<file path="run.sh">
#!/bin/bash
# the make line also repeats each setting of config.mk as NAME=value (left out here)
make -C /OpenROAD-flow-scripts/flow DESIGN_CONFIG=/design/flow/config.mk WORK_HOME=/design/flow/orfs CLKGATE_MAP_FILE= finish
</file>
<file path="config.mk">
export PLATFORM = sky130hd
export DESIGN_NAME = cordic_oscillator
export DESIGN_NICKNAME = cordic_oscillator
export VERILOG_FILES = /design/flow/design.v
export SDC_FILE = /design/flow/constraint.sdc
export NUM_CORES = 4
export LEC_CHECK = 0
export ABC_AREA = 1
export CAP_MARGIN = 20
export CELL_PAD_IN_SITES_DETAIL_PLACEMENT = 2
export CELL_PAD_IN_SITES_GLOBAL_PLACEMENT = 0
export CORE_ASPECT_RATIO = 1.35
export CORE_MARGIN = 2
export CORE_UTILIZATION = 40
export CTS_CLUSTER_SIZE = 95
export GPL_ROUTABILITY_DRIVEN = 0
export GPL_TIMING_DRIVEN = 0
export MAX_ROUTING_LAYER = met4
export MIN_ROUTING_LAYER = met1
export SLEW_MARGIN = 10
</file>
<file path="constraint.sdc">
create_clock -name core_clock -period 5.5 [get_ports {clk}]
set_input_delay 1.1000 -clock core_clock [delete_from_list [all_inputs] [get_ports {clk}]]
set_output_delay 1.1000 -clock core_clock [all_outputs]
set_load 0.01 [all_outputs]
</file>
<file path="design.v">
module cordic_pipelined #(
    parameter MODE                    = 0,      
    parameter STAGES                  = 16,
    parameter CORDIC_WIDTH            = 16,
    parameter CORDIC_INTERNAL_WIDTH   = 20,
    parameter SFIXED_ZERO             = 32'd0,
    parameter SFIXED_PI               = 32'h3243F6A8,
    parameter SFIXED_PI_OVER_2        = 32'h1921FB54,
    parameter SFIXED_TWO_PI           = 32'h6487ED51
)(
    input  wire                                clk,
    input  wire                                rst,
    input  wire                                valid_in,
    input  wire  signed [CORDIC_WIDTH-1:0]      x_in,
    input  wire  signed [CORDIC_WIDTH-1:0]      y_in,
    input  wire  signed [CORDIC_INTERNAL_WIDTH-1:0] z_in,
    output reg                                 valid_out,
    output wire signed [CORDIC_WIDTH-1:0]      x_out,
    output wire signed [CORDIC_WIDTH-1:0]      y_out,
    output wire signed [CORDIC_WIDTH-1:0]      z_out
);
    wire signed [31:0] ANGLES [0:31];
    assign ANGLES[0]  = 32'h0000C90F;
    assign ANGLES[1]  = 32'h000076B1;
    assign ANGLES[2]  = 32'h00003EB6;
    assign ANGLES[3]  = 32'h00001FD5;
    assign ANGLES[4]  = 32'h00000FFA;
	 assign ANGLES[5]  = 32'h000007FF;
    assign ANGLES[6]  = 32'h000003FF;
    assign ANGLES[7]  = 32'h000001FF;
    assign ANGLES[8]  = 32'h000000FF;
    assign ANGLES[9]  = 32'h0000007F;
    assign ANGLES[10] = 32'h0000003F;
    assign ANGLES[11] = 32'h0000001F;
	  assign ANGLES[12] = 32'h0000000F;
    assign ANGLES[13] = 32'h00000007;
    assign ANGLES[14] = 32'h00000003;
    assign ANGLES[15] = 32'h00000001;
    assign ANGLES[16] = 32'h00000000;
    assign ANGLES[17] = 32'h00000000;
    assign ANGLES[18] = 32'h00000000;
	  assign ANGLES[19] = 32'h00000000;
    assign ANGLES[20] = 32'h00000000;
    assign ANGLES[21] = 32'h00000000;
    assign ANGLES[22] = 32'h00000000;
    assign ANGLES[23] = 32'h00000000;
    assign ANGLES[24] = 32'h00000000;
    assign ANGLES[25] = 32'h00000000;
    assign ANGLES[26] = 32'h00000000;
    assign ANGLES[27] = 32'h00000000;
	  assign ANGLES[28] = 32'h00000000;
    assign ANGLES[29] = 32'h00000000;
    assign ANGLES[30] = 32'h00000000;
    assign ANGLES[31] = 32'h00000000;
	  reg signed [CORDIC_INTERNAL_WIDTH-1:0] x_pipe [0:STAGES];
    reg signed [CORDIC_INTERNAL_WIDTH-1:0] y_pipe [0:STAGES];
    reg signed [CORDIC_INTERNAL_WIDTH-1:0] z_pipe [0:STAGES];
    reg [1:0]  quadrant_stages [0:STAGES];
    reg        valid_pipe      [0:STAGES];
    reg signed [CORDIC_INTERNAL_WIDTH-1:0] x_corrected,y_corrected,z_wrapped;
    localparam [31:0] PI_SH         = SFIXED_PI        >> 12;
    localparam [31:0] PI_OVER_2_SH  = SFIXED_PI_OVER_2 >> 12;
    localparam [31:0] TWO_PI_SH     = SFIXED_TWO_PI    >> 12;
    localparam signed [CORDIC_INTERNAL_WIDTH-1:0] Z_ZERO      = 0;
    localparam signed [CORDIC_INTERNAL_WIDTH-1:0] Z_PI        = PI_SH[CORDIC_INTERNAL_WIDTH-1:0];
    localparam signed [CORDIC_INTERNAL_WIDTH-1:0] Z_PI_OVER_2 = PI_OVER_2_SH[CORDIC_INTERNAL_WIDTH-1:0];
    localparam signed [CORDIC_INTERNAL_WIDTH-1:0] Z_TWO_PI    = TWO_PI_SH[CORDIC_INTERNAL_WIDTH-1:0];
    always @(posedge clk) begin
      if (rst) begin
         x_pipe[0] <= 0; y_pipe[0] <= 0; z_pipe[0] <= 0;
         quadrant_stages[0] <= 2'b00;
         valid_pipe[0] <= 0;
      end else begin
         z_wrapped = z_in;
         if (z_wrapped >  Z_PI)   z_wrapped =  z_wrapped-Z_TWO_PI;
         else if (z_wrapped <= -Z_PI) z_wrapped =  z_wrapped+Z_TWO_PI;
         if((z_wrapped>=Z_ZERO)&&(z_wrapped<=Z_PI_OVER_2)) begin
            quadrant_stages[0]<=2'b00;  z_pipe[0]<=z_wrapped;
         end
			else if((z_wrapped>Z_PI_OVER_2)&&((z_wrapped<=Z_PI)||(z_wrapped>= -Z_PI_OVER_2))) begin
            quadrant_stages[0]<=2'b01;  z_pipe[0]<=Z_PI-z_wrapped;
         end
         else if((z_wrapped<Z_ZERO)&&(z_wrapped>=-Z_PI_OVER_2)) begin
            quadrant_stages[0]<=2'b11;  z_pipe[0]<= -z_wrapped;
         end
			else begin
            quadrant_stages[0]<=2'b10;  z_pipe[0]<= -(Z_PI+z_wrapped);
         end
         x_pipe[0] <= {{(CORDIC_INTERNAL_WIDTH-CORDIC_WIDTH){x_in[CORDIC_WIDTH-1]}},x_in};
         y_pipe[0] <= {{(CORDIC_INTERNAL_WIDTH-CORDIC_WIDTH){y_in[CORDIC_WIDTH-1]}},y_in};
         valid_pipe[0] <= valid_in;
      end
   end
   genvar i;
   generate
      for (i=0; i<STAGES; i=i+1) begin : STAGES_GEN
         reg signed [CORDIC_INTERNAL_WIDTH-1:0] angle, dx, dy;
         reg sigma;
         always @(posedge clk) begin
           angle = ANGLES[i];
           sigma = (MODE==0) ? z_pipe[i][CORDIC_INTERNAL_WIDTH-1] : y_pipe[i][CORDIC_INTERNAL_WIDTH-1];
            dx    = (y_pipe[i] >>> i);
            dy    = (x_pipe[i] >>> i);
            if (sigma==0) begin
               x_pipe[i+1] <= x_pipe[i] - dx;
               y_pipe[i+1] <= y_pipe[i] + dy;
               z_pipe[i+1] <= z_pipe[i] - angle;
            end else begin
              x_pipe[i+1] <= x_pipe[i] + dx;
               y_pipe[i+1] <= y_pipe[i] - dy;
               z_pipe[i+1] <= z_pipe[i] + angle;
            end
            valid_pipe[i+1]      <= rst ? 1'b0 : valid_pipe[i];
            quadrant_stages[i+1] <= quadrant_stages[i];
         end
      end
   endgenerate
	 always @(posedge clk) begin
      case(quadrant_stages[STAGES])
         2'b00:  begin x_corrected <=  x_pipe[STAGES]; y_corrected <= y_pipe[STAGES]; end
         2'b11:  begin x_corrected <=  x_pipe[STAGES]; y_corrected <= -y_pipe[STAGES];end
         default:begin x_corrected <= -x_pipe[STAGES]; y_corrected <=  y_pipe[STAGES];end
      endcase
      valid_out <= rst ? 1'b0 : valid_pipe[STAGES];
   end
   assign x_out = x_corrected[CORDIC_WIDTH-1:0];
   assign y_out = y_corrected[CORDIC_WIDTH-1:0];
   assign z_out = z_pipe[STAGES][CORDIC_WIDTH-1:0];
endmodule
module cordic_oscillator #(
    parameter SFIXED_WIDTH = 32,            
    parameter CORDIC_WIDTH = 16,            
    parameter SFIXED_TWO_PI = 32'h6487ED51,          
    parameter SFIXED_ZERO   = 32'd0,
    parameter CORDIC_GAIN   = 16'h26DD           
	 )(
    input  wire                      clk,
    input  wire                      rst,
    input  wire                      ce,
    input  wire signed [SFIXED_WIDTH-1:0] tuning_word,
    output wire signed [CORDIC_WIDTH-1:0] sin_out,
    output wire signed [CORDIC_WIDTH-1:0] cos_out,
    output wire                      valid_out
);
    reg signed [SFIXED_WIDTH-1:0] phase_acc;
    reg signed [SFIXED_WIDTH-1:0] next_phase;
    localparam signed [SFIXED_WIDTH-1:0] TWO_PI_S = SFIXED_TWO_PI;
    always @(posedge clk) begin
        if (rst) begin
            phase_acc <= {SFIXED_WIDTH{1'b0}};
        end
		  else if (ce) begin
            next_phase = phase_acc + tuning_word;
            if (next_phase >= TWO_PI_S)
                phase_acc <= next_phase - TWO_PI_S;
            else if (next_phase < 0)
                phase_acc <= next_phase + TWO_PI_S;
            else
                phase_acc <= next_phase;
        end
    end
    wire signed [CORDIC_WIDTH-1:0] x_fixed  = CORDIC_GAIN;   
    wire signed [CORDIC_WIDTH-1:0] y_fixed  = {CORDIC_WIDTH{1'b0}};
    wire signed [CORDIC_WIDTH-1:0] x_out;
    wire signed [CORDIC_WIDTH-1:0] y_out;
    wire        valid_pipe;
	 cordic_pipelined cordic_inst (
        .clk       (clk),
        .rst       (rst),
        .x_in      (x_fixed),
        .y_in      (y_fixed),
        .z_in      (phase_acc[31:12]),
        .x_out     (x_out),
        .y_out     (y_out),
        .z_out     (),           
        .valid_in  (1'b1),
        .valid_out (valid_pipe)
    );
    assign sin_out   = y_out;
    assign cos_out   = x_out;
    assign valid_out = valid_pipe;
endmodule
</file>
==> flow_metrics.py, run 1 <==
# Auto-generated metrics
metrics = {
    "placement": {
        "hpwl_mm": 350.8,
        "pre_cts_ws_ns": -1.150,
        "io_buffers": 65,
        "dpl-instance-area_mm2": 0.07381,
    },
    "yosys": {
        "ys_sh_aoi_pct": 13.09,
        "logic_family": "simple AND/OR/NAND/NOR gates",
        "netlist-cell-type-count": 62,
        "adder_share_pct": 17.56,
        "ys_cells": 9263,
        "flop_cell": "dfxtp_1",
        "synth_cells": 9263,
        "top_area_cell": "dfxtp_1",
        "synth_top_area_share_pct": 28.85,
        "topCellsByArea": "dfxtp_1 (29%), ha_1 (16%), xor2_1 (10%)",
        "synthesis.area_mm2": 0.07016,
        "xor_share_pct": 14.31,
        "edf_count": 0,
        "yosys_register_bits": 1011,
        "mux_share_pct": 0,
        "synthTopCellsByCount": "nand2_1 (1814), dfxtp_1 (1011), inv_1 (952)",
        "synth.most_common_cell": "nand2_1",
        "syn_nets": 10256,
        "simple_gate_area_share_pct": 20.22,
        "avgSynthCellArea_um2": 7.574,
        "ys_area_mm2": 0.07016,
        "yosysSeqAreaShare_pct": 28.85,
        "async_flop_share_pct": 0,
        "ys_warn_count": 7,
    },
    "clock_tree": {
        "htree_levels": 3,
        "cts_buffer_depth": 3,
        "cts_inserted_buffers": 110,
        "root_buffer": "clkbuf_16",
        "clkSinkCount": 1011,
    },
    "grt": {
        "track_usage_pct": 85.48,
        "overflow": 4524,
    },
    "floorplan": {
        "initCoreUtil_pct": 40.28,
        "io_pins": 68,
        "die_w_um": 364.5,
        "die_y_um": 490.6,
        "die_area_mm2": 0.1788,
        "rows": 178,
        "coreArea_mm2": 0.1742,
    },
    "outcome": {
        "status": "stopped before the end",
        "error": "[ERROR GRT-0116] Global routing finished with congestion. Check the congestion regions in the DRC Viewer.",
        "lastStage": "global routing (5_1_grt)",
    },
}
routing by layer:
| metal | overflow | global-route usage (%) |
|---|---|---|
| met2 | 2792 | 99.09 |
| met5 | - | - |
| met1 | 357 | 80.56 |
| met3 | 322 | 73.65 |
| met4 | 1053 | 87.92 |
per-stage QoR:
stage / TNS [ns] / std cells / util [%] / hold slack, ns
after floorplan: 0 / 9263 / - / 0.3096
after CTS: 0 / 11877 / 44.68 / 0.3286
after global placement: 0 / 11668 / 42.34 / 0.3129
after detailed placement: -34.48 / 11674 / 42.38 / 0.3144
what timing repair did:
item / 4_1_cts
gates resized: 50
cloned: 1
endpoints found under the setup margin: 83
hold buffers: 0
setup buffers: 0
==> inputs of run 2 (changes only) <==
Settings changed: CAP_MARGIN 20 to 40, CELL_PAD_IN_SITES_DETAIL_PLACEMENT 2 to not set, CELL_PAD_IN_SITES_GLOBAL_PLACEMENT 0 to not set, CORE_ASPECT_RATIO 1.35 to not set, CORE_UTILIZATION 40 to 68, CTS_CLUSTER_SIZE 95 to not set, GPL_ROUTABILITY_DRIVEN 0 to not set, GPL_TIMING_DRIVEN 0 to not set, MAX_ROUTING_LAYER met4 to not set, MIN_ROUTING_LAYER met1 to not set, SETUP_SLACK_MARGIN set to -0.3, SLEW_MARGIN 10 to 20.
Clock period 5.5 ns to 2.96 ns, I/O delays scaled along.
==> run 2 against run 1 <==
Net effect:
- the flow again stops in global routing (5_1_grt)
- die area shrank 41%
- synthesized cell count did not move
- area after synthesis unchanged
==> flow_metrics.py, run 2 <==
# Auto-generated metrics
metrics = {
    "clock_tree": {
        "root_buffer": "clkbuf_16",
        "cts_buffer_depth": 3,
        "cts_inserted_buffers": 103,
        "clkSinkCount": 1011,
        "htree_levels": 3,
    },
    "floorplan": {
        "io_pins": 68,
        "initCoreUtil_pct": 68.76,
        "coreArea_mm2": 0.1020,
        "die_y_um": 325.2,
        "rows": 117,
        "die_w_um": 325.2,
        "die_area_mm2": 0.1058,
    },
    "yosys": {
        "flop_cell": "dfxtp_1",
        "yosysSeqAreaShare_pct": 28.85,
        "simple_gate_area_share_pct": 20.22,
        "logic_family": "simple AND/OR/NAND/NOR gates",
        "synthTopCellsByCount": "nand2_1 (1814), dfxtp_1 (1011), inv_1 (952)",
        "synthesis.area_mm2": 0.07016,
        "netlist-cell-type-count": 62,
        "synth_top_area_share_pct": 28.85,
        "top_area_cell": "dfxtp_1",
        "synth_cells": 9263,
        "xor_share_pct": 14.31,
        "ys_cells": 9263,
        "async_flop_share_pct": 0,
        "topCellsByArea": "dfxtp_1 (29%), ha_1 (16%), xor2_1 (10%)",
        "ys_warn_count": 7,
        "avgSynthCellArea_um2": 7.574,
        "mux_share_pct": 0,
        "ys_sh_aoi_pct": 13.09,
        "edf_count": 0,
        "yosys_register_bits": 1011,
        "synth.most_common_cell": "nand2_1",
        "ys_area_mm2": 0.07016,
        "syn_nets": 10256,
        "adder_share_pct": 17.56,
    },
    "placement": {
        "dpl.cell_count": 12407,
        "hpwl_mm": 183.9,
        "place_congestion": 1.038,
        "io_buffers": 67,
    },
    "grt": {
        "overflow": 3664,
        "track_usage_pct": 90.17,
    },
    "outcome": {
        "error": "[ERROR GRT-0116] Global routing finished with congestion. Check the congestion regions in the DRC Viewer.",
        "status": "stopped before the end",
        "lastStage": "global routing (5_1_grt)",
    },
}
-- run 2: what timing repair did --
| action | CTS |
|---|---|
| pin swaps | 351 |
| hold buffers | 0 |
| gates resized | 944 |
| cloned | 3 |
| buffers inserted | 189 |
| setup endpoints to repair | 217 |
-- run 2: through the flow --
| stage | instance area [um2] | setup TNS [ns] | utilization (%) | setup WS [ns] |
|---|---|---|---|---|
| 2_1_floorplan | 70220 | -23.82 | - | -0.2954 |
| 3_3_place_gp | 86130 | -75.18 | 84.41 | -1.125 |
| 3_5_place_dp | 86160 | -103.22 | 84.44 | -1.184 |
| 4_1_cts | 94540 | -54.49 | 92.65 | -0.7247 |
-- run 2: layer usage --
layer / overflow / GRT usage, %
met4: 1013 / 95.01
met5: 10 / 55.84
met1: 159 / 85.82
met3: 170 / 77.21
met2: 2312 / 106.6
==> inputs of run 3 (changes only) <==
Settings changed: CAP_MARGIN 40 to 20, CELL_PAD_IN_SITES_GLOBAL_PLACEMENT set to 3, CORE_ASPECT_RATIO set to 1.69, CORE_UTILIZATION 68 to 40, CTS_CLUSTER_SIZE set to 95, GPL_TIMING_DRIVEN set to 0, SETUP_SLACK_MARGIN -0.3 to not set, SLEW_MARGIN 20 to 10.
Clock period 2.96 ns to 5.5 ns, I/O delays scaled along.
==> run 3 against run 2 <==
Net effect:
- area after synthesis is the same
- die area grew 69%
- the run now finishes clean
- synthesized cell count is the same
==> flow_metrics.py, run 3 <==
# Auto-generated metrics
metrics = {
    "outcome": {
        "status": "complete, no violations",
    },
    "worst_hold_path": {
        "worstHoldEndpoint": "cordic_inst.z_pipe[5][0]$_DFF_P_",
        "whs_path_depth": 0,
        "worst_hold_path_type": "reg2reg",
        "worstHoldStart": "cordic_inst.z_pipe[4][0]$_DFF_P_",
    },
    "final_timing": {
        "final_max_slew_viol_count": 0,
        "finalCritPeriodShare_pct": 92.62,
        "fin_crit_ns": 5.094,
        "finalSetupViolations": 0,
        "timing.fmax_ghz": 0.1963,
        "slew-limit-headroom_pct": 6.187,
        "finalHoldViolations": 0,
        "tightest_slew_ns": 1.402,
        "finClkSkew_ns": 0.05120,
    },
    "clock_tree": {
        "cts_tree": "done",
        "post_cts_buffers": 0,
        "cts_buffer_depth": 3,
        "clk_latency_ns": 0.76,
        "root_buffer": "clkbuf_16",
        "cts_inserted_buffers": 105,
        "path_clk_slew_ns": 0.06,
        "clkSinkCount": 1011,
        "htree_levels": 3,
    },
    "yosys": {
        "netlist-cell-type-count": 62,
        "syn_nets": 10256,
        "mux_share_pct": 0,
        "synth_cells": 9263,
        "synth_top_area_share_pct": 28.85,
        "adder_share_pct": 17.56,
        "xor_share_pct": 14.31,
        "flop_cell": "dfxtp_1",
        "synth.most_common_cell": "nand2_1",
        "synthesis.area_mm2": 0.07016,
        "topCellsByArea": "dfxtp_1 (29%), ha_1 (16%), xor2_1 (10%)",
        "avgSynthCellArea_um2": 7.574,
        "ys_sh_aoi_pct": 13.09,
        "edf_count": 0,
        "yosys_register_bits": 1011,
        "ys_warn_count": 7,
        "synthTopCellsByCount": "nand2_1 (1814), dfxtp_1 (1011), inv_1 (952)",
        "logic_family": "simple AND/OR/NAND/NOR gates",
        "async_flop_share_pct": 0,
        "yosysSeqAreaShare_pct": 28.85,
        "simple_gate_area_share_pct": 20.22,
        "top_area_cell": "dfxtp_1",
        "ys_area_mm2": 0.07016,
        "ys_cells": 9263,
    },
    "finish": {
        "area_growth_syn_to_layout_pct": 11.04,
        "fin_nets": 10442,
        "fin_cells": 11917,
    },
    "worst_setup_path": {
        "r2r_slack_ns": 0.41,
        "end_kind": "register",
        "cp.required_ns": 6.10,
        "crit_slowest_cell": "dfxtp_1",
        "cp_num_cells": 19,
        "critPathArrivalTime_ns": 5.69,
        "r2r-end": "cordic_inst.x_pipe[8][19]$_DFF_P_",
        "critical_path.cell_chain": "clkbuf_2, clkinv_1, buf_2, o21ai_0, ha_1, nand3_1, nand2_1, a21o_1, a21oi_1, o21ai_0, a21oi_1, o21ai_0, nand3_1, nand2_1, nand3_1, nand2_1, nand3_1, nand2_1, xor2_1",
        "cp-endpoint": "cordic_inst.x_pipe[8][19]$_DFF_P_",
        "crit_start": "cordic_inst.z_pipe[7][19]$_DFF_P_",
        "start_kind": "register",
        "slowest_delay_ns": 0.60,
        "crit_family": "AND-OR/OR-AND gates",
        "reg2reg_depth": 19,
        "critical_path_buf_inv_count": 3,
        "reg2reg_from": "cordic_inst.z_pipe[7][19]$_DFF_P_",
        "cp_max_fo": 20,
        "crit_type": "reg2reg",
    },
    "placement": {
        "dpl.cell_count": 11649,
        "io_buffers": 65,
        "hpwl_mm": 191.9,
        "place_congestion": 0.9152,
    },
    "drt": {
        "viasPerCell": 5.070,
        "antenna_left": 0,
        "drc": 0,
        "drtPass1Iterations": 6,
        "drt_wl_total_mm": 226.0,
        "vias": 60422,
        "wl_per_cell_um": 18.97,
        "drtIter0Drc": 2434,
    },
    "grt": {
        "grt_max_degree": 27,
        "overflow": 0,
        "grt_pass1_vias": 61568,
        "grt_pass1_wl_mm": 345.3,
        "antenna_found_initial": 15,
        "track_usage_pct": 24.93,
    },
    "flow_run": {
        "tool_warnings": 44,
        "maxCapViolations": 0,
    },
    "floorplan": {
        "die_area_mm2": 0.1789,
        "initCoreUtil_pct": 40.31,
        "die_y_um": 548.5,
        "die_w_um": 326.2,
        "rows": 199,
        "coreArea_mm2": 0.1740,
        "io_pins": 68,
    },
}
==> run 3: area by class of cell <==
| type | count | area [um2] |
|---|---|---|
| clock inverter | 69 | 952.2 |
| clock buffer | 129 | 2878 |
| antenna | 66 | 165.2 |
| buffer | 108 | 514.2 |
| inverter | 982 | 3686 |
| multi-input combinational | 7162 | 45730 |
| fill | 17989 | 96130 |
| timing repair buffer | 79 | 850.8 |
| sequential | 1011 | 20240 |
| tap | 2311 | 2892 |
==> run 3: routing by layer <==
metal  routed length, um  global-route usage (%)  vias up
met1               73820                   21.46    27896
met5                   0                       0        -
met2              130500                   52.65      816
li1                    -                       -    31272
met3                4295                   2.040      438
met4               17410                   16.84        0
==> run 3: stage by stage <==
step / setup TNS (ns) / hold WS, ns / util (%) / instance area, um2 / setup slack, ns
2_1_floorplan: 0 / 0.3096 / - / 70160 / 1.612
3_3_place_gp: -4.849 / 0.3103 / 42.35 / 73700 / -0.6861
3_5_place_dp: -0.6936 / 0.3121 / 42.44 / 73870 / -0.2331
4_1_cts: 0 / 0.3035 / 44.64 / 77700 / 0.1783
5_1_grt: -0.00005240 / 0.3163 / 44.76 / 77900 / -0.00005240
6_report: 0 / 0.3031 / 44.76 / 77910 / 0.4058
==> run 3: timing repair <==
item	CTS	global route
pin swaps	0	0
setup endpoints to repair	3	1
resized	2	2
hold buffers	0	0
==> inputs of run 4 (changes only) <==
Settings changed: CELL_PAD_IN_SITES_GLOBAL_PLACEMENT 3 to 1, CORE_ASPECT_RATIO 1.69 to not set, CORE_UTILIZATION 40 to 15, CTS_CLUSTER_DIAMETER set to 125, CTS_CLUSTER_SIZE 95 to not set, GPL_ROUTABILITY_DRIVEN set to 1, GPL_TIMING_DRIVEN 0 to 1, MAX_ROUTING_LAYER set to met4, PLACE_DENSITY_LB_ADDON set to 0.28, SETUP_SLACK_MARGIN set to 0.7, SLEW_MARGIN 10 to 20.
Clock period 5.5 ns to 8.41 ns, I/O delays scaled along.
==> run 4 against run 3 <==
Net effect:
- global-route usage fell by 16 points
- register-to-register slack improved by 2.8 ns
- first-iteration DRC count fell by 2.1%
- worst setup slack improved by 2.8 ns
==> flow_metrics.py, run 4 <==
# Auto-generated metrics
metrics = {
    "yosys": {
        "netlist-cell-type-count": 62,
        "topCellsByArea": "dfxtp_1 (29%), ha_1 (16%), xor2_1 (10%)",
        "adder_share_pct": 17.56,
        "logic_family": "simple AND/OR/NAND/NOR gates",
        "avgSynthCellArea_um2": 7.574,
        "edf_count": 0,
        "flop_cell": "dfxtp_1",
        "mux_share_pct": 0,
        "ys_cells": 9263,
        "xor_share_pct": 14.31,
        "synth.most_common_cell": "nand2_1",
        "yosys_register_bits": 1011,
        "yosysSeqAreaShare_pct": 28.85,
        "syn_nets": 10256,
        "synth_top_area_share_pct": 28.85,
        "top_area_cell": "dfxtp_1",
        "simple_gate_area_share_pct": 20.22,
        "synthesis.area_mm2": 0.07016,
        "ys_sh_aoi_pct": 13.09,
        "ys_warn_count": 7,
        "async_flop_share_pct": 0,
        "synth_cells": 9263,
        "synthTopCellsByCount": "nand2_1 (1814), dfxtp_1 (1011), inv_1 (952)",
        "ys_area_mm2": 0.07016,
    },
    "placement": {
        "io_buffers": 67,
        "pre_cts_ws_ns": 2.452,
        "hpwl_mm": 173.6,
        "place_congestion": 0.8178,
    },
    "worst_setup_path": {
        "critPathArrivalTime_ns": 5.94,
        "cpMostUsedCell": "nand2_1",
        "crit_type": "in2reg",
        "crit_start": "tuning_word[0]",
        "reg2reg_depth": 21,
        "crit_family": "simple AND/OR/NAND/NOR gates",
        "slowest_delay_ns": 0.49,
        "cp_num_cells": 28,
        "crit_slowest_cell": "xnor2_1",
        "cp-endpoint": "phase_acc[4]$_SDFFE_PP0P_",
        "cp.required_ns": 9.13,
        "cp_max_fo": 29,
        "r2r-end": "cordic_inst.quadrant_stages[0][0]$_SDFF_PP0_",
        "critical_path_buf_inv_count": 4,
        "r2r_slack_ns": 3.20,
        "end_kind": "register",
        "reg2reg_from": "phase_acc[23]$_SDFFE_PP0P_",
        "start_kind": "input pin",
    },
    "floorplan": {
        "die_area_mm2": 0.4732,
        "die_w_um": 687.9,
        "coreArea_mm2": 0.4667,
        "initCoreUtil_pct": 15.03,
        "die_y_um": 687.9,
        "io_pins": 68,
        "rows": 251,
    },
    "worst_hold_path": {
        "worst_hold_path_type": "reg2reg",
        "worstHoldEndpoint": "cordic_inst.quadrant_stages[15][0]$_DFF_P_",
        "whs_path_depth": 0,
        "worstHoldStart": "cordic_inst.quadrant_stages[14][0]$_DFF_P_",
    },
    "clock_tree": {
        "htree_levels": 4,
        "path_clk_slew_ns": 0.06,
        "cts_tree": "done",
        "cts_inserted_buffers": 139,
        "post_cts_buffers": 0,
        "cts_resized": 0,
        "cts_buffer_depth": 4,
        "root_buffer": "clkbuf_16",
        "clkSinkCount": 1011,
        "clk_latency_ns": 0.85,
        "postCtsHoldBufs": 0,
    },
    "drt": {
        "drtIter0Drc": 2383,
        "drc": 0,
        "drtPass1Iterations": 6,
        "viasPerCell": 3.672,
        "wl_per_cell_um": 13.51,
        "antenna_left": 0,
        "vias": 57663,
        "drt_wl_total_mm": 212.1,
    },
    "final_timing": {
        "finalSetupViolations": 0,
        "rsz0062_at_grt": "no",
        "finalCritPeriodShare_pct": 62.08,
        "final_max_slew_viol_count": 0,
        "slew-limit-headroom_pct": 35.04,
        "finalHoldViolations": 0,
        "finClkSkew_ns": 0.08282,
        "tightest_slew_ns": 0.9680,
        "fin_setup_tns_ns": 0,
        "timing.fmax_ghz": 0.1915,
        "setup_slack_ns": 3.189,
        "fin_crit_ns": 5.221,
    },
    "grt": {
        "grt_pass1_vias": 60374,
        "grt_pass1_wl_mm": 337.7,
        "antenna_found_initial": 2,
        "overflow": 0,
        "grt_max_degree": 49,
        "track_usage_pct": 9.126,
    },
    "outcome": {
        "status": "complete, no violations",
    },
    "finish": {
        "fin_nets": 10400,
        "final_core_util_pct": 17.77,
        "area_growth_syn_to_layout_pct": 18.20,
    },
    "flow_run": {
        "tool_warnings": 42,
        "maxCapViolations": 0,
    },
}
-- run 4: layer usage --
metal	vias to the layer above	share of wire [%]	global-route usage (%)
met2	520	49	16.28
li1	31123	-	-
met5	-	0	-
met3	264	2.7	1.118
met4	0	2.3	2.238
met1	25756	46	10.83
-- run 4: final cells by class --
type	instances	area (um2)
fillers	53347	383800
multi-input cells	7162	45740
flip-flops and latches	1011	20240
well taps	6198	7755
clock buffers	188	3966
inverters	982	3686
repair buffers	111	1003
clock inverters	52	539.3
diodes	1	2.502
-- run 4: stage by stage --
| step | area, um2 | cells | hold WS (ns) |
|---|---|---|---|
| after global placement | 78400 | 15463 | 0.3117 |
| after CTS | 82920 | 15704 | 0.3212 |
| after detailed placement | 78410 | 15464 | 0.3121 |
| after floorplan | 70160 | 9263 | 0.3096 |
| after global routing | 82930 | 15705 | 0.3292 |
| final | 82930 | 15705 | 0.3238 |
==> inputs of run 5 (changes only) <==
Settings changed: CORE_ASPECT_RATIO set to 1.69, CORE_UTILIZATION 15 to 40, CTS_CLUSTER_DIAMETER 125 to not set, CTS_CLUSTER_SIZE set to 95, GPL_ROUTABILITY_DRIVEN 1 to 0, GPL_TIMING_DRIVEN 1 to 0, PLACE_DENSITY_LB_ADDON 0.28 to not set, SETUP_SLACK_MARGIN 0.7 to not set, SLEW_MARGIN 20 to 10.
Clock period 8.41 ns to 5.5 ns, I/O delays scaled along.
==> run 5 against run 4 <==
Net effect:
- still clean on timing, DRC and antenna
- non-clock buffer count rose by 66
- critical path depth fell by 9
- routed wire length rose by 2.9%
- largest cell class unchanged
- final cell count fell by 25%
==> flow_metrics.py, run 5 <==
# Auto-generated metrics
metrics = {
    "outcome": {
        "status": "complete, no violations",
    },
    "floorplan": {
        "die_y_um": 548.5,
        "io_pins": 68,
        "die_w_um": 326.2,
        "coreArea_mm2": 0.1740,
        "rows": 199,
        "die_area_mm2": 0.1789,
        "initCoreUtil_pct": 40.31,
    },
    "final_timing": {
        "finalHoldViolations": 0,
        "rsz0062_at_grt": "no",
        "timing.fmax_ghz": 0.1996,
        "hold_slack_ns": 0.3201,
        "slew-limit-headroom_pct": 29.22,
        "finalCritPeriodShare_pct": 91.11,
        "finalSetupViolations": 0,
        "final_max_slew_viol_count": 0,
        "tightest_slew_ns": 1.054,
        "fin_crit_ns": 5.011,
        "finClkSkew_ns": 0.05553,
    },
    "worst_setup_path": {
        "cp_max_fo": 22,
        "cpMostUsedCell": "nor2_1",
        "slowest_delay_ns": 0.69,
        "reg2reg_depth": 19,
        "crit_type": "reg2reg",
        "end_kind": "register",
        "crit_family": "AND-OR/OR-AND gates",
        "start_kind": "register",
        "critical_path.cell_chain": "clkbuf_1, inv_1, clkbuf_2, o21ai_0, ha_1, nand3_1, nor2_1, nor2_1, o21ai_0, a21oi_1, o21ai_0, nand3_1, nand2_1, nand3_1, nand2_1, a21oi_1, nor2_1, nor2_1, xor2_1",
        "reg2reg_from": "cordic_inst.z_pipe[9][19]$_DFF_P_",
        "crit_start": "cordic_inst.z_pipe[9][19]$_DFF_P_",
        "r2r-end": "cordic_inst.x_pipe[10][19]$_DFF_P_",
        "cp-endpoint": "cordic_inst.x_pipe[10][19]$_DFF_P_",
        "cp_num_cells": 19,
        "cp.required_ns": 6.19,
        "crit_slowest_cell": "dfxtp_1",
        "critical_path_buf_inv_count": 3,
        "critPathArrivalTime_ns": 5.70,
        "r2r_slack_ns": 0.49,
    },
    "yosys": {
        "flop_cell": "dfxtp_1",
        "ys_sh_aoi_pct": 13.09,
        "ys_cells": 9263,
        "synth_cells": 9263,
        "ys_warn_count": 7,
        "synth.most_common_cell": "nand2_1",
        "mux_share_pct": 0,
        "xor_share_pct": 14.31,
        "avgSynthCellArea_um2": 7.574,
        "async_flop_share_pct": 0,
        "yosys_register_bits": 1011,
        "syn_nets": 10256,
        "yosysSeqAreaShare_pct": 28.85,
        "simple_gate_area_share_pct": 20.22,
        "adder_share_pct": 17.56,
        "topCellsByArea": "dfxtp_1 (29%), ha_1 (16%), xor2_1 (10%)",
        "ys_area_mm2": 0.07016,
        "logic_family": "simple AND/OR/NAND/NOR gates",
        "synth_top_area_share_pct": 28.85,
        "top_area_cell": "dfxtp_1",
        "netlist-cell-type-count": 62,
        "synthTopCellsByCount": "nand2_1 (1814), dfxtp_1 (1011), inv_1 (952)",
        "synthesis.area_mm2": 0.07016,
        "edf_count": 0,
    },
    "placement": {
        "dpl-instance-area_mm2": 0.07375,
        "io_buffers": 65,
        "hpwl_mm": 185.0,
    },
    "drt": {
        "viasPerCell": 5.060,
        "drtIter0Drc": 2082,
        "wl_per_cell_um": 18.43,
        "drt_wl_total_mm": 218.3,
        "drtPass1Iterations": 6,
        "drc": 0,
        "antenna_left": 0,
        "vias": 59922,
    },
    "grt": {
        "overflow": 0,
        "antenna_found_initial": 2,
        "grt_pass1_vias": 61080,
        "grt_pass1_wl_mm": 336.1,
        "grt_max_degree": 27,
        "track_usage_pct": 24.78,
    },
    "clock_tree": {
        "cts_resized": 2,
        "post_cts_buffers": 0,
        "cts_tree": "done",
        "root_buffer": "clkbuf_16",
        "path_clk_slew_ns": 0.07,
        "cts_buffer_depth": 3,
        "cts_inserted_buffers": 105,
        "htree_levels": 3,
        "clkSinkCount": 1011,
        "clk_latency_ns": 0.76,
        "postCtsHoldBufs": 0,
    },
    "flow_run": {
        "maxCapViolations": 0,
        "tool_warnings": 43,
    },
    "finish": {
        "nFillCells": 17957,
        "area.combinational_mm2": 0.04573,
        "final-seq-area_mm2": 0.02024,
        "design_area_mm2": 0.07771,
        "fin_nets": 10432,
        "area_growth_syn_to_layout_pct": 10.76,
    },
    "worst_hold_path": {
        "worstHoldStart": "cordic_inst.quadrant_stages[5][1]$_DFF_P_",
        "whs_path_depth": 0,
        "worst_hold_path_type": "reg2reg",
        "worstHoldEndpoint": "cordic_inst.quadrant_stages[6][1]$_DFF_P_",
    },
}
## run 5: per-stage QoR
stage               setup TNS, ns  worst slack (ns)  util [%]  std cells
floorplan                       0             1.612         -       9263
CTS                             0            0.2291     44.63      11838
finish                          0            0.4892     44.65      11843
global placement           -1.291           -0.5300     42.35      11639
global route                    0           0.03063     44.65      11842
detailed placement         -1.142           -0.5867     42.38      11641
## run 5: area by class of cell
cell class              instances  area share [%]
multi-input cells            7162           58.84
flip-flops and latches       1011           26.05
inverters                     982           4.745
well taps                    2311           3.721
clock buffers                 121           3.574
clock inverters                76           1.480
repair buffers                 69          0.9209
plain buffers                 108          0.6601
diodes                          3        0.009660
## run 5: metal layers
metal	GRT usage, %	share of wire, %	routed length (um)	vias to the layer above
li1	-	-	-	31167
met2	49.30	56	121700	897
met3	2.228	2.3	4999	505
met1	21.11	33	72570	27353
met4	18.16	8.7	19000	0
met5	-	0	0	-
==> inputs of run 6 (changes only) <==
Settings changed: ABC_AREA 1 to 0, CORE_ASPECT_RATIO 1.69 to not set, CORE_UTILIZATION 40 to 52, CTS_CLUSTER_SIZE 95 to not set, GPL_TIMING_DRIVEN 0 to 1, MAX_ROUTING_LAYER met4 to not set, SLEW_MARGIN 10 to 20, TNS_END_PERCENT set to 95.
Clock period 5.5 ns to 4.65 ns, I/O delays scaled along.
==> run 6 against run 5 <==
Net effect:
- still clean
- final area fell by 0.46%
- routed wire length fell by 21%
- final cell count shrank 15%
- count of clock-buffer cells in the layout rose by 26
- register-to-register slack worse by 0.22 ns
- core utilization increased by 14 points
- flip-flop count unchanged
- clock skew down 0.011 ns
- non-clock buffer count grew 178
- first-iteration DRC count up 49%
- critical endpoint is now phase_acc[8]$_SDFFE_PP0P_
- highest routed layer unchanged
==> flow_metrics.py, run 6 <==
# Auto-generated metrics
metrics = {
    "outcome": {
        "status": "complete, no violations",
    },
    "drt": {
        "drt_wl_total_mm": 172.8,
        "antenna_left": 0,
        "drtPass1Iterations": 6,
        "vias": 56480,
        "viasPerCell": 5.580,
        "drc": 0,
        "wl_per_cell_um": 17.08,
        "drtIter0Drc": 3111,
    },
    "grt": {
        "antenna_found_initial": 3,
        "grt_pass1_vias": 54428,
        "grt_pass1_wl_mm": 281.1,
        "grt_max_degree": 46,
        "overflow": 0,
        "track_usage_pct": 25.18,
    },
    "yosys": {
        "ys_area_mm2": 0.06864,
        "synthesis.area_mm2": 0.06864,
        "ys_sh_aoi_pct": 19.85,
        "ys_warn_count": 7,
        "edf_count": 0,
        "avgSynthCellArea_um2": 8.654,
        "netlist-cell-type-count": 100,
        "async_flop_share_pct": 0,
        "top_area_cell": "dfxtp_1",
        "synth_top_area_share_pct": 29.48,
        "adder_share_pct": 17.94,
        "syn_nets": 8925,
        "yosys_register_bits": 1011,
        "synth.most_common_cell": "dfxtp_1",
        "ys_cells": 7932,
        "logic_family": "AND-OR/OR-AND gates",
        "synth_cells": 7932,
        "xor_share_pct": 13.21,
        "yosysSeqAreaShare_pct": 29.48,
        "topCellsByArea": "dfxtp_1 (29%), ha_1 (17%), xnor2_1 (9.0%)",
        "flop_cell": "dfxtp_1",
        "mux_share_pct": 1.165,
        "synthTopCellsByCount": "dfxtp_1 (1011), ha_1 (914), nor2_1 (729)",
        "simple_gate_area_share_pct": 15.31,
    },
    "clock_tree": {
        "clk_latency_ns": 0.74,
        "clkSinkCount": 1011,
        "cts_inserted_buffers": 112,
        "root_buffer": "clkbuf_16",
        "htree_levels": 3,
        "cts_tree": "done",
        "cts_buffer_depth": 3,
        "path_clk_slew_ns": 0.06,
        "postCtsHoldBufs": 0,
        "post_cts_buffers": 0,
        "cts_resized": 0,
    },
    "worst_hold_path": {
        "worstHoldStart": "cordic_inst.quadrant_stages[13][0]$_DFF_P_",
        "worst_hold_path_type": "reg2reg",
        "whs_path_depth": 0,
        "worstHoldEndpoint": "cordic_inst.quadrant_stages[14][0]$_DFF_P_",
    },
    "placement": {
        "dpl.cell_count": 9907,
        "io_buffers": 67,
        "dpl-instance-area_mm2": 0.07320,
        "pre_cts_ws_ns": -0.6950,
        "hpwl_mm": 139.0,
    },
    "flow_run": {
        "maxCapViolations": 0,
        "tool_warnings": 44,
    },
    "floorplan": {
        "io_pins": 68,
        "initCoreUtil_pct": 52.28,
        "die_y_um": 367.3,
        "die_area_mm2": 0.1349,
        "die_w_um": 367.3,
        "coreArea_mm2": 0.1313,
        "rows": 133,
    },
    "worst_setup_path": {
        "crit_family": "AND-OR/OR-AND gates",
        "r2r_slack_ns": 0.27,
        "critPathArrivalTime_ns": 5.08,
        "cp-endpoint": "phase_acc[8]$_SDFFE_PP0P_",
        "reg2reg_depth": 12,
        "crit_type": "in2reg",
        "cp_max_fo": 10,
        "slowest_delay_ns": 0.52,
        "critical_path_buf_inv_count": 4,
        "cp_num_cells": 18,
        "end_kind": "register",
        "r2r-end": "cordic_inst.z_pipe[0][19]$_SDFF_PP0_",
        "crit_slowest_cell": "o311a_2",
        "cp.required_ns": 5.21,
        "reg2reg_from": "phase_acc[22]$_SDFFE_PP0P_",
        "critical_path.cell_chain": "clkdlybuf4s50_1, ha_1, fa_1, a21oi_2, o2111ai_2, and3_2, o211ai_1, buf_4, nor4b_1, nor3b_1, a211oi_1, buf_4, a21oi_1, o311a_2, buf_12, a21o_1, xnor2_1, o21ai_0",
        "crit_start": "tuning_word[0]",
        "cpMostUsedCell": "buf_4",
        "start_kind": "input pin",
    },
    "final_timing": {
        "slew-limit-headroom_pct": 42.67,
        "setup_slack_ns": 0.1270,
        "finalSetupViolations": 0,
        "finClkSkew_ns": 0.04483,
        "fin_crit_ns": 4.523,
        "final_max_slew_viol_count": 0,
        "tightest_slew_ns": 0.8578,
        "timing.fmax_ghz": 0.2211,
        "finalHoldViolations": 0,
        "finalCritPeriodShare_pct": 97.27,
        "rsz0062_at_grt": "yes",
    },
    "finish": {
        "design_area_mm2": 0.07735,
        "fin_nets": 9259,
        "area_growth_syn_to_layout_pct": 12.69,
        "final_core_util_pct": 58.91,
        "fin_cells": 10122,
    },
}
==> run 6: final cells by class <==
class | count | area (um2)
antenna | 2 | 5.005
clock buffer | 147 | 3124
clock inverter | 66 | 983.4
fill | 11936 | 53940
inverter | 407 | 1528
multi-input combinational | 6379 | 46360
sequential | 1011 | 20250
tap | 1755 | 2196
timing repair buffer | 355 | 2907
==> run 6: per-layer routing <==
metal  vias up  wire (um)  global-route usage (%)
li1      29120          -                       -
met1     26221      83270                   34.16
met2       938      79510                   42.54
met3       201       6258                   2.948
met4         0       3807                   6.029
met5         -          0                       0
==> run 6: metrics by stage <==
stage                     TNS [ns]  hold WS, ns
after floorplan                  0       0.3096
after global placement      -17.82       0.3098
after detailed placement    -18.68       0.3121
after CTS                        0       0.3264
after global routing       -0.7941       0.3292
final                            0       0.3255
==> inputs of run 7 (changes only) <==
Settings changed: ABC_AREA 0 to not set, CELL_PAD_IN_SITES_GLOBAL_PLACEMENT 1 to not set, CORE_UTILIZATION 52 to 70, CTS_CLUSTER_DIAMETER set to 268, CTS_CLUSTER_SIZE set to 35, GPL_ROUTABILITY_DRIVEN 0 to not set, GPL_TIMING_DRIVEN 1 to not set, SETUP_SLACK_MARGIN set to 0.67, TNS_END_PERCENT 95 to 70.
Clock period 4.65 ns to 2.6 ns, I/O delays scaled along.
==> run 7 against run 6 <==
Net effect:
- the run now fails in clock tree synthesis (4_1_cts)
- die area down 25%
- synthesized cell count unchanged
- area after synthesis unchanged
==> flow_metrics.py, run 7 <==
# Auto-generated metrics
metrics = {
    "outcome": {
        "status": "stopped before the end",
        "lastStage": "clock tree synthesis (4_1_cts)",
        "error": "[ERROR DPL-0038] Utilization greater than 100%, impossible to legalize",
    },
    "yosys": {
        "netlist-cell-type-count": 100,
        "logic_family": "AND-OR/OR-AND gates",
        "topCellsByArea": "dfxtp_1 (29%), ha_1 (17%), xnor2_1 (9.0%)",
        "ys_area_mm2": 0.06864,
        "mux_share_pct": 1.165,
        "flop_cell": "dfxtp_1",
        "ys_cells": 7932,
        "synthesis.area_mm2": 0.06864,
        "simple_gate_area_share_pct": 15.31,
        "synth_top_area_share_pct": 29.48,
        "synthTopCellsByCount": "dfxtp_1 (1011), ha_1 (914), nor2_1 (729)",
        "yosysSeqAreaShare_pct": 29.48,
        "edf_count": 0,
        "syn_nets": 8925,
        "avgSynthCellArea_um2": 8.654,
        "ys_sh_aoi_pct": 19.85,
        "synth.most_common_cell": "dfxtp_1",
        "synth_cells": 7932,
        "ys_warn_count": 7,
        "top_area_cell": "dfxtp_1",
        "yosys_register_bits": 1011,
        "xor_share_pct": 13.21,
        "adder_share_pct": 17.94,
        "async_flop_share_pct": 0,
    },
    "placement": {
        "place_congestion": 0.9884,
        "dpl-instance-area_mm2": 0.09114,
        "hpwl_mm": 194.2,
        "io_buffers": 67,
    },
    "floorplan": {
        "die_w_um": 317.2,
        "die_area_mm2": 0.1006,
        "initCoreUtil_pct": 70.77,
        "io_pins": 68,
        "die_y_um": 317.2,
        "coreArea_mm2": 0.09699,
        "rows": 114,
    },
}
## run 7: stage by stage
step	utilization [%]	worst slack (ns)	std cells	setup TNS (ns)
after floorplan	-	-1.287	7932	-106.29
after global placement	93.97	-1.908	11405	-194.30
after detailed placement	93.97	-2.109	11405	-279.61
==> inputs of run 8 (changes only) <==
Settings changed: CTS_CLUSTER_DIAMETER 268 to 91, CTS_CLUSTER_SIZE 35 to not set, SETUP_SLACK_MARGIN 0.67 to 0.09, TNS_END_PERCENT 70 to not set.
Clock period 2.6 ns to 3.88 ns, I/O delays scaled along.
==> run 8 against run 7 <==
Net effect:
- the layout now fails its checks (negative setup slack)
- synthesized cell count unchanged
- area after synthesis unchanged
- die area unchanged
==> flow_metrics.py, run 8 <==
# Auto-generated metrics
metrics = {
    "outcome": {
        "status": "complete, but fails checks",
        "so_faults": "negative setup slack",
    },
    "grt": {
        "grt_pass1_wl_mm": 296.4,
        "antenna_found_initial": 1,
        "grt_max_degree": 35,
        "track_usage_pct": 35.71,
        "overflow": 0,
        "grt_pass1_vias": 59958,
    },
    "flow_run": {
        "tool_warnings": 47,
        "maxCapViolations": 0,
    },
    "final_timing": {
        "finalCritPeriodShare_pct": 100.2,
        "finalHoldViolations": 0,
        "timing.fmax_ghz": 0.2573,
        "hold_slack_ns": 0.3190,
        "tightest_slew_ns": 0.7144,
        "finClkSkew_ns": 0.04918,
        "slew-limit-headroom_pct": 52.26,
        "final_max_slew_viol_count": 0,
        "setup_slack_ns": -0.006163,
        "rsz0062_at_grt": "yes",
        "finalSetupViolations": 1,
        "fin_crit_ns": 3.886,
    },
    "drt": {
        "wl_per_cell_um": 19.00,
        "drtPass1Iterations": 8,
        "viasPerCell": 6.198,
        "drtIter0Drc": 4952,
        "drc": 0,
        "vias": 62317,
        "antenna_left": 0,
        "drt_wl_total_mm": 191.1,
    },
    "clock_tree": {
        "htree_levels": 3,
        "root_buffer": "clkbuf_16",
        "clk_latency_ns": 0.73,
        "postCtsHoldBufs": 0,
        "cts_buffer_depth": 3,
        "cts_inserted_buffers": 107,
        "clkSinkCount": 1011,
        "path_clk_slew_ns": 0.07,
        "cts_tree": "done",
    },
    "worst_setup_path": {
        "cp.required_ns": 4.52,
        "end_kind": "register",
        "crit_slowest_cell": "o311a_4",
        "cp_max_fo": 7,
        "crit_family": "AND-OR/OR-AND gates",
        "cpMostUsedCell": "buf_4",
        "critPathArrivalTime_ns": 4.53,
        "r2r-end": "phase_acc[11]$_SDFFE_PP0P_",
        "r2r_slack_ns": -0.006,
        "reg2reg_from": "phase_acc[0]$_SDFFE_PP0P_",
        "crit_start": "phase_acc[0]$_SDFFE_PP0P_",
        "reg2reg_depth": 16,
        "crit_type": "reg2reg",
        "critical_path.cell_chain": "ha_4, fa_2, a21oi_4, o2111ai_4, and3_4, o211ai_1, buf_4, a31oi_4, mux2i_2, buf_4, or2_4, and2_4, o311a_4, buf_4, a2111o_1, nand4_1",
        "critical_path_buf_inv_count": 3,
        "start_kind": "register",
        "cp-endpoint": "phase_acc[11]$_SDFFE_PP0P_",
        "slowest_delay_ns": 0.47,
        "cp_num_cells": 16,
    },
    "yosys": {
        "synth_cells": 7932,
        "synth_top_area_share_pct": 29.48,
        "ys_sh_aoi_pct": 19.85,
        "topCellsByArea": "dfxtp_1 (29%), ha_1 (17%), xnor2_1 (9.0%)",
        "logic_family": "AND-OR/OR-AND gates",
        "edf_count": 0,
        "synthTopCellsByCount": "dfxtp_1 (1011), ha_1 (914), nor2_1 (729)",
        "yosys_register_bits": 1011,
        "top_area_cell": "dfxtp_1",
        "ys_cells": 7932,
        "xor_share_pct": 13.21,
        "synth.most_common_cell": "dfxtp_1",
        "ys_warn_count": 7,
        "syn_nets": 8925,
        "adder_share_pct": 17.94,
        "flop_cell": "dfxtp_1",
        "yosysSeqAreaShare_pct": 29.48,
        "mux_share_pct": 1.165,
        "avgSynthCellArea_um2": 8.654,
        "async_flop_share_pct": 0,
        "ys_area_mm2": 0.06864,
        "simple_gate_area_share_pct": 15.31,
        "synthesis.area_mm2": 0.06864,
        "netlist-cell-type-count": 100,
    },
    "worst_hold_path": {
        "worst_hold_path_type": "reg2reg",
        "worstHoldStart": "cordic_inst.quadrant_stages[11][1]$_DFF_P_",
        "whs_path_depth": 0,
        "worstHoldEndpoint": "cordic_inst.quadrant_stages[12][1]$_DFF_P_",
    },
    "placement": {
        "place_congestion": 0.9508,
        "hpwl_mm": 137.2,
        "io_buffers": 67,
    },
    "floorplan": {
        "io_pins": 68,
        "coreArea_mm2": 0.09699,
        "initCoreUtil_pct": 70.77,
        "die_w_um": 317.2,
        "die_area_mm2": 0.1006,
        "die_y_um": 317.2,
        "rows": 114,
    },
    "finish": {
        "final-seq-area_mm2": 0.02033,
        "fin_nets": 9677,
        "area.combinational_mm2": 0.04911,
        "nFillCells": 5495,
        "area_growth_syn_to_layout_pct": 20.77,
    },
}
==> run 8: layer usage <==
layer | routed length [um] | GRT usage, % | vias up
li1 | - | - | 30015
met2 | 92880 | 63.05 | 2164
met4 | 9067 | 15.73 | 2
met1 | 78030 | 42.97 | 29552
met5 | 14 | 0 | -
met3 | 11080 | 5.322 | 584
==> run 8: cell type report <==
class / instances / share of cell area [%]
Antenna cell: 1 / 0.003019
Clock buffer: 145 / 3.767
Clock inverter: 58 / 1.090
Inverter: 407 / 1.859
Multi-Input combinational cell: 6381 / 59.24
Sequential cell: 1011 / 24.52
Tap cell: 1276 / 1.926
Timing Repair Buffer: 776 / 7.587
==> run 8: through the flow <==
stage	area, um2	setup slack, ns	utilization, %	cells	TNS, ns
floorplan	69030	-0.2628	-	7932	-3.439
global placement	75410	-1.028	77.75	9762	-30.75
detailed placement	75410	-1.061	77.75	9762	-30.83
CTS	80400	-0.05775	82.90	9992	-0.2617
global route	82900	-0.1450	85.47	10054	-0.9652
finish	82900	-0.006163	85.47	10055	-0.006163
==> run 8: what timing repair did <==
item | in CTS | in global routing
endpoints found under the setup margin | 103 | 173
buffers inserted | 24 | 65
pin swaps | 70 | 181
resized | 171 | 522
gates cloned | 3 | 0
==> inputs of run 9 (changes only) <==
Settings changed: CELL_PAD_IN_SITES_GLOBAL_PLACEMENT set to 3, CORE_UTILIZATION 70 to 60, CTS_CLUSTER_DIAMETER 91 to not set, CTS_CLUSTER_SIZE set to 18, PLACE_DENSITY_LB_ADDON set to 0.07, SETUP_SLACK_MARGIN 0.09 to not set, SLEW_MARGIN 20 to 30.
Clock period 3.88 ns to 6.51 ns, I/O delays scaled along.
==> run 9 against run 8 <==
Net effect:
- the flow now stops in global placement without I/O (3_1_place_gp_skip_io)
- synthesized cell count unchanged
- die area up 16%
- area after synthesis stayed put
==> flow_metrics.py, run 9 <==
# Auto-generated metrics
metrics = {
    "outcome": {
        "status": "stopped before the end",
        "lastStage": "global placement without I/O (3_1_place_gp_skip_io)",
        "error": "[ERROR FLW-0024] Place density exceeds 1.0 (current PLACE_DENSITY_LB_ADDON =  0.07). Please check if the value of  PLACE_DENSITY_LB_ADDON is between 0 and 0.99.",
    },
    "yosys": {
        "synthTopCellsByCount": "dfxtp_1 (1011), ha_1 (914), nor2_1 (729)",
        "ys_warn_count": 7,
        "ys_sh_aoi_pct": 19.85,
        "synth_top_area_share_pct": 29.48,
        "simple_gate_area_share_pct": 15.31,
        "flop_cell": "dfxtp_1",
        "xor_share_pct": 13.21,
        "yosys_register_bits": 1011,
        "synthesis.area_mm2": 0.06864,
        "synth.most_common_cell": "dfxtp_1",
        "top_area_cell": "dfxtp_1",
        "syn_nets": 8925,
        "yosysSeqAreaShare_pct": 29.48,
        "async_flop_share_pct": 0,
        "edf_count": 0,
        "netlist-cell-type-count": 100,
        "mux_share_pct": 1.165,
        "ys_cells": 7932,
        "topCellsByArea": "dfxtp_1 (29%), ha_1 (17%), xnor2_1 (9.0%)",
        "synth_cells": 7932,
        "logic_family": "AND-OR/OR-AND gates",
        "adder_share_pct": 17.94,
        "avgSynthCellArea_um2": 8.654,
        "ys_area_mm2": 0.06864,
    },
    "floorplan": {
        "die_w_um": 342.2,
        "coreArea_mm2": 0.1139,
        "die_y_um": 342.2,
        "die_area_mm2": 0.1171,
        "initCoreUtil_pct": 60.28,
        "rows": 124,
    },
}
==> inputs of run 10 (changes only) <==
Settings changed: CAP_MARGIN 20 to 0, CELL_PAD_IN_SITES_GLOBAL_PLACEMENT 3 to not set, CORE_UTILIZATION 60 to 72, CTS_CLUSTER_DIAMETER set to 268, CTS_CLUSTER_SIZE 18 to 35, PLACE_DENSITY set to 0.64, PLACE_DENSITY_LB_ADDON 0.07 to not set, SETUP_SLACK_MARGIN set to 0.99, SLEW_MARGIN 30 to 20.
Clock period 6.51 ns to 3.73 ns, I/O delays scaled along.
==> run 10 against run 9 <==
Net effect:
- the run fails in global routing (5_1_grt)
- die area is 16% lower
- synthesized cell count unchanged
- area after synthesis did not move
==> flow_metrics.py, run 10 <==
# Auto-generated metrics
metrics = {
    "yosys": {
        "ys_warn_count": 7,
        "syn_nets": 8925,
        "avgSynthCellArea_um2": 8.654,
        "edf_count": 0,
        "yosys_register_bits": 1011,
        "mux_share_pct": 1.165,
        "ys_sh_aoi_pct": 19.85,
        "top_area_cell": "dfxtp_1",
        "ys_cells": 7932,
        "simple_gate_area_share_pct": 15.31,
        "synthesis.area_mm2": 0.06864,
        "topCellsByArea": "dfxtp_1 (29%), ha_1 (17%), xnor2_1 (9.0%)",
        "logic_family": "AND-OR/OR-AND gates",
        "ys_area_mm2": 0.06864,
        "flop_cell": "dfxtp_1",
        "adder_share_pct": 17.94,
        "synthTopCellsByCount": "dfxtp_1 (1011), ha_1 (914), nor2_1 (729)",
        "synth_cells": 7932,
        "netlist-cell-type-count": 100,
        "synth.most_common_cell": "dfxtp_1",
        "xor_share_pct": 13.21,
        "synth_top_area_share_pct": 29.48,
        "yosysSeqAreaShare_pct": 29.48,
        "async_flop_share_pct": 0,
    },
    "floorplan": {
        "die_y_um": 312.8,
        "io_pins": 68,
        "coreArea_mm2": 0.09473,
        "initCoreUtil_pct": 72.46,
        "die_w_um": 312.8,
        "rows": 113,
        "die_area_mm2": 0.09783,
    },
    "placement": {
        "io_buffers": 67,
        "hpwl_mm": 139.1,
        "place_congestion": 0.9378,
        "pre_cts_ws_ns": -1.148,
        "dpl-instance-area_mm2": 0.07563,
    },
    "grt": {
        "overflow": 52,
        "track_usage_pct": 68.81,
    },
    "clock_tree": {
        "postCtsHoldBufs": 0,
        "cts_inserted_buffers": 34,
        "root_buffer": "clkbuf_16",
        "cts_buffer_depth": 3,
        "htree_levels": 2,
        "clkSinkCount": 1011,
    },
    "outcome": {
        "error": "[ERROR GRT-0232] Routing congestion too high. Check the congestion heatmap in the GUI.",
        "status": "stopped before the end",
        "lastStage": "global routing (5_1_grt)",
    },
}
## run 10: layer usage
metal	overflow	track usage (%)
met2	19	89.33
met3	6	51.21
met5	0	31.04
met4	26	64.29
met1	1	67.88
## run 10: per-stage QoR
step                std cells  setup TNS, ns  hold slack (ns)
detailed placement       9662         -33.82           0.3138
floorplan                7932         -7.205           0.3096
global placement         9662         -31.27           0.3108
CTS                      9938        -0.6938           0.3275
## run 10: what timing repair did
action	CTS
gates cloned	2
setup endpoints to repair	487
pin swaps	360
gates resized	629
buffers inserted	233
==> inputs of run 11 (changes only) <==
Settings changed: CAP_MARGIN 0 to 20, CORE_UTILIZATION 72 to 70, CTS_CLUSTER_DIAMETER 268 to 60, CTS_CLUSTER_SIZE 35 to 44, PLACE_DENSITY 0.64 to not set, SETUP_SLACK_MARGIN 0.99 to 1.06.
Clock period 3.73 ns to 3.7 ns, I/O delays scaled along.
==> run 11 against run 10 <==
Net effect:
- the flow again stops in global routing (5_1_grt)
- synthesized cell count unchanged
- area after synthesis stayed put
- die area is 2.8% higher
==> flow_metrics.py, run 11 <==
# Auto-generated metrics
metrics = {
    "clock_tree": {
        "clkSinkCount": 1011,
        "cts_buffer_depth": 3,
        "postCtsHoldBufs": 0,
        "root_buffer": "clkbuf_16",
        "htree_levels": 3,
        "cts_inserted_buffers": 87,
    },
    "yosys": {
        "xor_share_pct": 13.21,
        "synthTopCellsByCount": "dfxtp_1 (1011), ha_1 (914), nor2_1 (729)",
        "synth_top_area_share_pct": 29.48,
        "simple_gate_area_share_pct": 15.31,
        "synth.most_common_cell": "dfxtp_1",
        "synth_cells": 7932,
        "avgSynthCellArea_um2": 8.654,
        "yosysSeqAreaShare_pct": 29.48,
        "ys_area_mm2": 0.06864,
        "flop_cell": "dfxtp_1",
        "logic_family": "AND-OR/OR-AND gates",
        "synthesis.area_mm2": 0.06864,
        "netlist-cell-type-count": 100,
        "mux_share_pct": 1.165,
        "topCellsByArea": "dfxtp_1 (29%), ha_1 (17%), xnor2_1 (9.0%)",
        "async_flop_share_pct": 0,
        "adder_share_pct": 17.94,
        "ys_sh_aoi_pct": 19.85,
        "ys_cells": 7932,
        "edf_count": 0,
        "yosys_register_bits": 1011,
        "syn_nets": 8925,
        "ys_warn_count": 7,
        "top_area_cell": "dfxtp_1",
    },
    "floorplan": {
        "io_pins": 68,
        "die_w_um": 317.2,
        "die_area_mm2": 0.1006,
        "die_y_um": 317.2,
        "rows": 114,
        "initCoreUtil_pct": 70.77,
        "coreArea_mm2": 0.09699,
    },
    "outcome": {
        "lastStage": "global routing (5_1_grt)",
        "status": "stopped before the end",
        "error": "[ERROR GRT-0232] Routing congestion too high. Check the congestion heatmap in the GUI.",
    },
    "placement": {
        "dpl.cell_count": 9689,
        "hpwl_mm": 138.3,
        "place_congestion": 0.9382,
        "io_buffers": 67,
        "dpl-instance-area_mm2": 0.07577,
    },
    "grt": {
        "overflow": 401,
        "track_usage_pct": 83.51,
    },
}
## run 11: routing by layer
metal  GRT overflow  track usage (%)
met1             23            81.97
met2            161            94.86
met3             67            76.46
met4            143            79.01
met5              7            63.92
## run 11: what timing repair did
item                                    CTS
endpoints found under the setup margin  518
pin swaps                               358
resized                                 540
setup buffers                           268
gates cloned                              3
## run 11: metrics by stage
step / worst slack (ns) / hold WS, ns / setup TNS [ns]
4_1_cts: -0.1232 / 0.3180 / -1.539
3_5_place_dp: -1.122 / 0.3121 / -32.75
3_3_place_gp: -1.075 / 0.3106 / -31.39
2_1_floorplan: -0.4068 / 0.3096 / -7.973
